## sample_dsp
module sample_dsp(
	input         clk_20M,
	input         rst_n,
	input         WR,
	input         RD,
	input         CS0,
	input  [7:0]  DSP_Add,
	input  [15:0] DSP_Data_in,
	output [15:0] DSP_Data_out,
	output        DSP_Data_oe,
	input  [6:0]  chAn,
	input  [6:0]  chBn,
	input  [15:0] data_in,
	input         busy0,
	output [3:0]  LED,
	output        cs0_n,
	output        cs1_n,
	output        convst,
	output        enc_rst
);
	wire        clk_1M, tick_1M;
	wire        IncEncoderRd;
	wire [15:0] inc0, inc1, inc2, inc3, inc4, inc5, inc6;
	wire [15:0] abs0, abs1, abs2, abs3, abs4, abs5, abs6, abs7;
	wire [15:0] abs8, abs9, absA, absB, absC, absD, absE, absF;
	clk_1M inst45(.clk0(clk_20M), .rst_n(rst_n), .clk_1M(clk_1M), .tick(tick_1M));
	IncEncoderGroup inst(
		.clk_encoder(clk_20M), .en(tick_1M), .rst_n(rst_n), .RD(IncEncoderRd),
		.chA(~chAn), .chB(~chBn),
		.data_out0(inc0), .data_out1(inc1), .data_out2(inc2), .data_out3(inc3),
		.data_out4(inc4), .data_out5(inc5), .data_out6(inc6));
  ...
make LEC_CHECK=0 CAP_MARGIN=20 CORE_MARGIN=2 CORE_UTILIZATION=72 CTS_CLUSTER_DIAMETER=394 CTS_CLUSTER_SIZE=99 SLEW_MARGIN=20 finish   # period 2.1 ns
run.sh (not shown) runs the stock make flow with config.mk's settings and CLKGATE_MAP_FILE=.
The starting point aborted during 5_1_grt with GRT-0232.
Next try:
--- a/flow/config.mk
+++ b/flow/config.mk
@@ -9,5 +9,5 @@
 export CORE_MARGIN = 2
 export CORE_UTILIZATION = 72
-export CTS_CLUSTER_DIAMETER = 394
-export CTS_CLUSTER_SIZE = 99
+export CTS_CLUSTER_DIAMETER = 397
+export PLACE_DENSITY = 0.39
 export SLEW_MARGIN = 20
==> flow/constraint.sdc (replaced) <==
create_clock -name core_clock -period 4.04 [get_ports {clk_20M}]
set_input_delay 0.8080 -clock core_clock [delete_from_list [all_inputs] [get_ports {clk_20M}]]
set_output_delay 0.8080 -clock core_clock [all_outputs]
set_load 0.01 [all_outputs]
What happened:
- Now the flow completed with no timing, DRC or antenna violations
- synthesized cell count stays the same
- synthesized area is unchanged
- die size stays the same

========
Starting RTL as in the previous note.
Design sample_dsp, start of the top module:
module sample_dsp(
	input         clk_20M,
	input         rst_n,
	input         WR,
	input         RD,
	input         CS0,
	input  [7:0]  DSP_Add,
	input  [15:0] DSP_Data_in,
	output [15:0] DSP_Data_out,
	output        DSP_Data_oe,
	input  [6:0]  chAn,
	input  [6:0]  chBn,
	input  [15:0] data_in,
	input         busy0,
	output [3:0]  LED,
	output        cs0_n,
	output        cs1_n,
	output        convst,
	output        enc_rst
);
Settings: LEC_CHECK=0, ABC_AREA=1, CAP_MARGIN=20, CORE_ASPECT_RATIO=0.5, CORE_MARGIN=2, CORE_UTILIZATION=72, CTS_CLUSTER_DIAMETER=399, CTS_CLUSTER_SIZE=100, PLACE_DENSITY=0.39, SETUP_SLACK_MARGIN=0.67, SLEW_MARGIN=20; clock period 2.26 ns.
The baseline ended with an error in 5_1_grt, error GRT-0232.
==> next run, changes <==
Settings changed: ABC_AREA 1 to not set, CORE_ASPECT_RATIO 0.5 to not set, CORE_UTILIZATION 72 to 40, CTS_CLUSTER_DIAMETER 399 to not set, CTS_CLUSTER_SIZE 100 to not set, PLACE_DENSITY 0.39 to not set, SETUP_SLACK_MARGIN 0.67 to not set.
Clock period 2.26 ns to 4.43 ns, I/O delays scaled along.
After rerunning: Now the flow produced a clean layout. Synthesized cell count goes down by a quarter to a third. Die size goes up by well over a third. Synthesized area goes down by a few percent.
==> next run, changes <==
Settings changed: CORE_UTILIZATION 40 to 25.
What happened:
- cell count rose by 17%
- cell area goes up by 2.8%
- total power grows by 2.9%
- core utilization fell by 16 points
- via count goes down by 0.88%
- worst setup slack gets worse by 0.016 ns
==> next run, changes <==
Settings changed: ABC_AREA set to 1, CORE_UTILIZATION 25 to 72, CTS_CLUSTER_DIAMETER set to 211, CTS_CLUSTER_SIZE set to 15, PLACE_DENSITY_LB_ADDON set to 0.29.
Clock period 4.43 ns to 2.46 ns, I/O delays scaled along.
- The new run reached the layout checks and failed them: negative setup slack
- wire length increases by 4.1%
- clock skew climbs by 0.0034 ns
- power increases by about 55%
- register-to-register slack loses 0.46 ns
- flip-flop count does not change

========
Starting RTL as in the previous note.
Settings: LEC_CHECK=0, CAP_MARGIN=20, CELL_PAD_IN_SITES_GLOBAL_PLACEMENT=0, CORE_MARGIN=2, CORE_UTILIZATION=60, GPL_ROUTABILITY_DRIVEN=0, GPL_TIMING_DRIVEN=1, PLACE_DENSITY_LB_ADDON=0.11, SETUP_SLACK_MARGIN=1.23, SLEW_MARGIN=20, TNS_END_PERCENT=70; clock period 4.64 ns.
Then changed:
- CELL_PAD_IN_SITES_DETAIL_PLACEMENT: unset -> 1
- CELL_PAD_IN_SITES_GLOBAL_PLACEMENT: 0 -> unset
- CORE_UTILIZATION: 60 -> 40
- GPL_ROUTABILITY_DRIVEN: 0 -> unset
- GPL_TIMING_DRIVEN: 1 -> unset
- PLACE_DENSITY_LB_ADDON: 0.11 -> unset
- SETUP_SLACK_MARGIN: 1.23 -> unset
- SLEW_MARGIN: 20 -> 5
- TNS_END_PERCENT: 70 -> unset
- clock period: 4.64 -> 5.0 ns (I/O delays scaled with it)
Result:
- cell count rose by about 7%
- worst setup slack loses 0.66 ns
- register-to-register slack loses 0.66 ns
- hold slack gains 0.099 ns
- first-iteration DRC count fell by about 27%
- routed wire length rose by about 10%
- clock power rose by 5.6%
- power fell by about 3%
- clock-buffer cell count rose by 9

========
Starting RTL as in the previous note.
## sample_dsp
module sample_dsp(
	input         clk_20M,
	input         rst_n,
	input         WR,
	input         RD,
	input         CS0,
	input  [7:0]  DSP_Add,
	input  [15:0] DSP_Data_in,
	output [15:0] DSP_Data_out,
	output        DSP_Data_oe,
	input  [6:0]  chAn,
	input  [6:0]  chBn,
	input  [15:0] data_in,
	input         busy0,
	output [3:0]  LED,
	output        cs0_n,
	output        cs1_n,
	output        convst,
	output        enc_rst
);
	wire        clk_1M, tick_1M;
	wire        IncEncoderRd;
	wire [15:0] inc0, inc1, inc2, inc3, inc4, inc5, inc6;
	wire [15:0] abs0, abs1, abs2, abs3, abs4, abs5, abs6, abs7;
	wire [15:0] abs8, abs9, absA, absB, absC, absD, absE, absF;
	clk_1M inst45(.clk0(clk_20M), .rst_n(rst_n), .clk_1M(clk_1M), .tick(tick_1M));
	IncEncoderGroup inst(
		.clk_encoder(clk_20M), .en(tick_1M), .rst_n(rst_n), .RD(IncEncoderRd),
		.chA(~chAn), .chB(~chBn),
  ...
Settings: LEC_CHECK=0, CAP_MARGIN=20, CELL_PAD_IN_SITES_GLOBAL_PLACEMENT=0, CORE_MARGIN=2, CORE_UTILIZATION=58, GPL_ROUTABILITY_DRIVEN=1, GPL_TIMING_DRIVEN=1, PLACE_DENSITY=0.6, SETUP_SLACK_MARGIN=1.2, SLEW_MARGIN=20, TNS_END_PERCENT=70; clock period 4.58 ns.
The starting point completed without violations.
Change:
==> flow/config.mk (replaced) <==
export PLATFORM = sky130hd
export DESIGN_NAME = sample_dsp
export DESIGN_NICKNAME = sample_dsp
export VERILOG_FILES = /design/flow/design.v
export SDC_FILE = /design/flow/constraint.sdc
export NUM_CORES = 4
export LEC_CHECK = 0
export CAP_MARGIN = 20
export CORE_MARGIN = 2
export CORE_UTILIZATION = 60
export SLEW_MARGIN = 20
==> flow/constraint.sdc (replaced) <==
create_clock -name core_clock -period 2.36 [get_ports {clk_20M}]
set_input_delay 0.4720 -clock core_clock [delete_from_list [all_inputs] [get_ports {clk_20M}]]
set_output_delay 0.4720 -clock core_clock [all_outputs]
set_load 0.01 [all_outputs]
Outcome:
- With this change the flow completed, yet does not pass: setup timing
- global-route usage rises by 4.2 points
- clock skew falls by 6.5 ps
- register-to-register slack got worse by 2100 ps
- design area rises by about a fifth
- clock-buffer cell count falls by 15
- sequential cell count stays the same
- setup slack got worse by 2100 ps
- via count rises by roughly a tenth
- die size falls by a few percent
- non-clock buffer count rises by 504

========
Starting RTL as in the previous note.
Design sample_dsp, start of the top module:
module sample_dsp(
	input         clk_20M,
	input         rst_n,
	input         WR,
	input         RD,
	input         CS0,
	input  [7:0]  DSP_Add,
	input  [15:0] DSP_Data_in,
	output [15:0] DSP_Data_out,
	output        DSP_Data_oe,
	input  [6:0]  chAn,
	input  [6:0]  chBn,
	input  [15:0] data_in,
	input         busy0,
	output [3:0]  LED,
	output        cs0_n,
	output        cs1_n,
	output        convst,
	output        enc_rst
);
	wire        clk_1M, tick_1M;
	wire        IncEncoderRd;
	wire [15:0] inc0, inc1, inc2, inc3, inc4, inc5, inc6;
	wire [15:0] abs0, abs1, abs2, abs3, abs4, abs5, abs6, abs7;
	wire [15:0] abs8, abs9, absA, absB, absC, absD, absE, absF;
	clk_1M inst45(.clk0(clk_20M), .rst_n(rst_n), .clk_1M(clk_1M), .tick(tick_1M));
	IncEncoderGroup inst(
		.clk_encoder(clk_20M), .en(tick_1M), .rst_n(rst_n), .RD(IncEncoderRd),
		.chA(~chAn), .chB(~chBn),
		.data_out0(inc0), .data_out1(inc1), .data_out2(inc2), .data_out3(inc3),
		.data_out4(inc4), .data_out5(inc5), .data_out6(inc6));
	AbsEncoder inst1(
		.clk(clk_20M), .clk_rd(IncEncoderRd), .rst_n(rst_n),
		.data_in(data_in), .cs0_n(cs0_n), .cs1_n(cs1_n), .busy0(busy0),
		.convst(convst), .enc_rst(enc_rst),
		.data_out0(abs0), .data_out1(abs1), .data_out2(abs2), .data_out3(abs3),
		.data_out4(abs4), .data_out5(abs5), .data_out6(abs6), .data_out7(abs7),
		.data_out8(abs8), .data_out9(abs9), .data_outA(absA), .data_outB(absB),
		.data_outC(absC), .data_outD(absD), .data_outE(absE), .data_outF(absF));
	ParaBus ParaBusInst(
		.clk(clk_20M), .rst_n(rst_n),
		.DSP_Add(DSP_Add), .DSP_Data_in(DSP_Data_in), .DSP_Data_out(DSP_Data_out),
  ...
export LEC_CHECK = 0
export CAP_MARGIN = 20
export CELL_PAD_IN_SITES_DETAIL_PLACEMENT = 1
export CORE_MARGIN = 3
export CORE_UTILIZATION = 55
export GPL_TIMING_DRIVEN = 0
export MAX_ROUTING_LAYER = met4
export SLEW_MARGIN = 30
create_clock -name core_clock -period 5.0 [get_ports {clk_20M}]
Next try:
Settings changed: CAP_MARGIN 20 to 30, CELL_PAD_IN_SITES_GLOBAL_PLACEMENT set to 2, CORE_MARGIN 3 to 6, CORE_UTILIZATION 55 to 40, CTS_CLUSTER_SIZE set to 80, GPL_ROUTABILITY_DRIVEN set to 0, GPL_TIMING_DRIVEN 0 to not set, MAX_ROUTING_LAYER met4 to not set, MIN_ROUTING_LAYER set to met2, SLEW_MARGIN 30 to 20, TNS_END_PERCENT set to 90.
Effect:
- The changed run passed the timing, design-rule and antenna checks
- sequential power came out lower by about 0.8%
- final cell count increases by 4.8%
- core utilization shrinks by 17 points
- clock power climbs by 14%
- maximum frequency rose by 7.5%

========
Starting RTL as in the previous note.
Design sample_dsp, start of the top module:
module sample_dsp(
	input         clk_20M,
	input         rst_n,
	input         WR,
	input         RD,
	input         CS0,
	input  [7:0]  DSP_Add,
	input  [15:0] DSP_Data_in,
	output [15:0] DSP_Data_out,
	output        DSP_Data_oe,
	input  [6:0]  chAn,
	input  [6:0]  chBn,
	input  [15:0] data_in,
	input         busy0,
	output [3:0]  LED,
	output        cs0_n,
	output        cs1_n,
	output        convst,
	output        enc_rst
);
	wire        clk_1M, tick_1M;
	wire        IncEncoderRd;
	wire [15:0] inc0, inc1, inc2, inc3, inc4, inc5, inc6;
	wire [15:0] abs0, abs1, abs2, abs3, abs4, abs5, abs6, abs7;
	wire [15:0] abs8, abs9, absA, absB, absC, absD, absE, absF;
	clk_1M inst45(.clk0(clk_20M), .rst_n(rst_n), .clk_1M(clk_1M), .tick(tick_1M));
	IncEncoderGroup inst(
		.clk_encoder(clk_20M), .en(tick_1M), .rst_n(rst_n), .RD(IncEncoderRd),
		.chA(~chAn), .chB(~chBn),
		.data_out0(inc0), .data_out1(inc1), .data_out2(inc2), .data_out3(inc3),
  ...
export LEC_CHECK = 0
export CAP_MARGIN = 5
export CORE_MARGIN = 2
export CORE_UTILIZATION = 72
export CTS_CLUSTER_DIAMETER = 88
export PLACE_DENSITY = 0.67
export SETUP_SLACK_MARGIN = 0.88
export SLEW_MARGIN = 20
create_clock -name core_clock -period 3.56 [get_ports {clk_20M}]
The starting point reached the layout checks and failed them: setup timing.
Edit:
Settings changed: ABC_AREA set to 1, SETUP_SLACK_MARGIN 0.88 to -0.29.
Clock period 3.56 ns to 3.13 ns, I/O delays scaled along.
The new run completed without violations.
Clock skew stays flat.
Setup slack gains 0.40 ns.
Global-route usage decreases by 1.0 points.
Edit:
Settings changed: CAP_MARGIN 5 to 20, CTS_CLUSTER_DIAMETER 88 to 211, CTS_CLUSTER_SIZE set to 13, PLACE_DENSITY 0.67 to not set, PLACE_DENSITY_LB_ADDON set to 0.28, SETUP_SLACK_MARGIN -0.29 to 0.64.
Clock period 3.13 ns to 2.47 ns, I/O delays scaled along.
Result:
- With this change the flow died in global routing (5_1_grt) on GRT-0116
- synthesized cell count is unchanged
- area after synthesis stays the same
- die area is unchanged
Edit:
Settings changed: CTS_CLUSTER_DIAMETER 211 to 206, CTS_CLUSTER_SIZE 13 to not set, PLACE_DENSITY_LB_ADDON 0.28 to 0.09, SETUP_SLACK_MARGIN 0.64 to 0.67.
Clock period 2.47 ns to 2.32 ns, I/O delays scaled along.
Outcome: The changed run did not get past global routing (5_1_grt) on DPL-0038. Synthesized cell count does not change. Synthesized area stays the same. Die size stays the same.
Edit:
Settings changed: CORE_ASPECT_RATIO set to 0.69, CTS_CLUSTER_DIAMETER 206 to 394, CTS_CLUSTER_SIZE set to 99, PLACE_DENSITY_LB_ADDON 0.09 to not set, SETUP_SLACK_MARGIN 0.67 to 0.3.
Clock period 2.32 ns to 2.1 ns, I/O delays scaled along.
Effect: The changed run stopped in global routing (5_1_grt), error DPL-0038; die area is about the same; synthesized cell count is unchanged; synthesized area is unchanged.

========
sample_dsp again, from the RTL that the note above started with.
Settings: LEC_CHECK=0, ABC_AREA=1, CAP_MARGIN=20, CORE_ASPECT_RATIO=0.5, CORE_MARGIN=2, CORE_UTILIZATION=72, CTS_CLUSTER_DIAMETER=399, CTS_CLUSTER_SIZE=13, PLACE_DENSITY=0.39, SETUP_SLACK_MARGIN=0.67, SLEW_MARGIN=20; clock period 2.26 ns.
The starting point ended with an error in 5_1_grt, error DPL-0038.
Edit:
- CTS_CLUSTER_SIZE: 13 -> 100
- HOLD_SLACK_MARGIN: unset -> 0.29
After rerunning:
- The new run ended with an error in 5_1_grt on GRT-0232
- die area does not change
- synthesized cell count stays the same
- area after synthesis stays the same
Edit:
- CORE_ASPECT_RATIO: 0.5 -> unset
- HOLD_SLACK_MARGIN: 0.29 -> unset
- PLACE_DENSITY: 0.39 -> unset
- SETUP_SLACK_MARGIN: 0.67 -> 0.31
What happened: The new run failed in 5_1_grt. Area after synthesis stays the same. Die size barely changes. Synthesized cell count does not change.

========
exp/garnet:
sample_dsp again, from the RTL that the note above started with.
clock: 2.54 ns
lec_check: 0
abc_area: 1
cap_margin: 20
core_margin: 2
core_utilization: 72
cts_cluster_diameter: 211
cts_cluster_size: 13
place_density_lb_addon: 0.28
setup_slack_margin: 0.73
slew_margin: 20
exp/garnet failed in global routing with GRT-0116.
diff inputs: exp/garnet => exp/sierra
--- a/flow/config.mk
+++ b/flow/config.mk
@@ -8,9 +8,8 @@
 export ABC_AREA = 1
-export CAP_MARGIN = 20
+export CAP_MARGIN = 5
 export CORE_MARGIN = 2
 export CORE_UTILIZATION = 72
-export CTS_CLUSTER_DIAMETER = 211
-export CTS_CLUSTER_SIZE = 13
-export PLACE_DENSITY_LB_ADDON = 0.28
-export SETUP_SLACK_MARGIN = 0.73
+export CTS_CLUSTER_DIAMETER = 368
+export PLACE_DENSITY = 0.67
+export SETUP_SLACK_MARGIN = -0.16
 export SLEW_MARGIN = 20
==> flow/constraint.sdc <==
create_clock -name core_clock -period 2.46 [get_ports {clk_20M}]
set_input_delay 0.4920 -clock core_clock [delete_from_list [all_inputs] [get_ports {clk_20M}]]
set_output_delay 0.4920 -clock core_clock [all_outputs]
set_load 0.01 [all_outputs]
Findings:
Worst slack after detailed placement | exp/sierra below exp/garnet
exp/sierra against exp/garnet: number of H-tree branching levels closely matched the old numbers, cell count listed in synth_stat.txt closely matched the old numbers.
Number of buffers created by CTS: exp/sierra and exp/garnet compared, higher one is exp/sierra
| exp/sierra | all stages done | FAIL | negative setup slack |
Max HPWL reported at the end of detailed placement across exp/sierra and exp/garnet: exp/sierra
Going from exp/garnet to exp/sierra, post-cts sizing count fell by 837; CTS sink count stayed essentially flat; setup fix buffers added after clock tree synthesis fell by 169.
Re sequential element share of the synthesized area: no difference whatsoever between exp/garnet and exp/sierra.
exp/sierra vs exp/garnet — post-place instance area dropped slightly
I/O pin total came out exactly the same in exp/sierra and exp/garnet.
Power figures rest on the tool's default switching activity, not on a simulated workload.
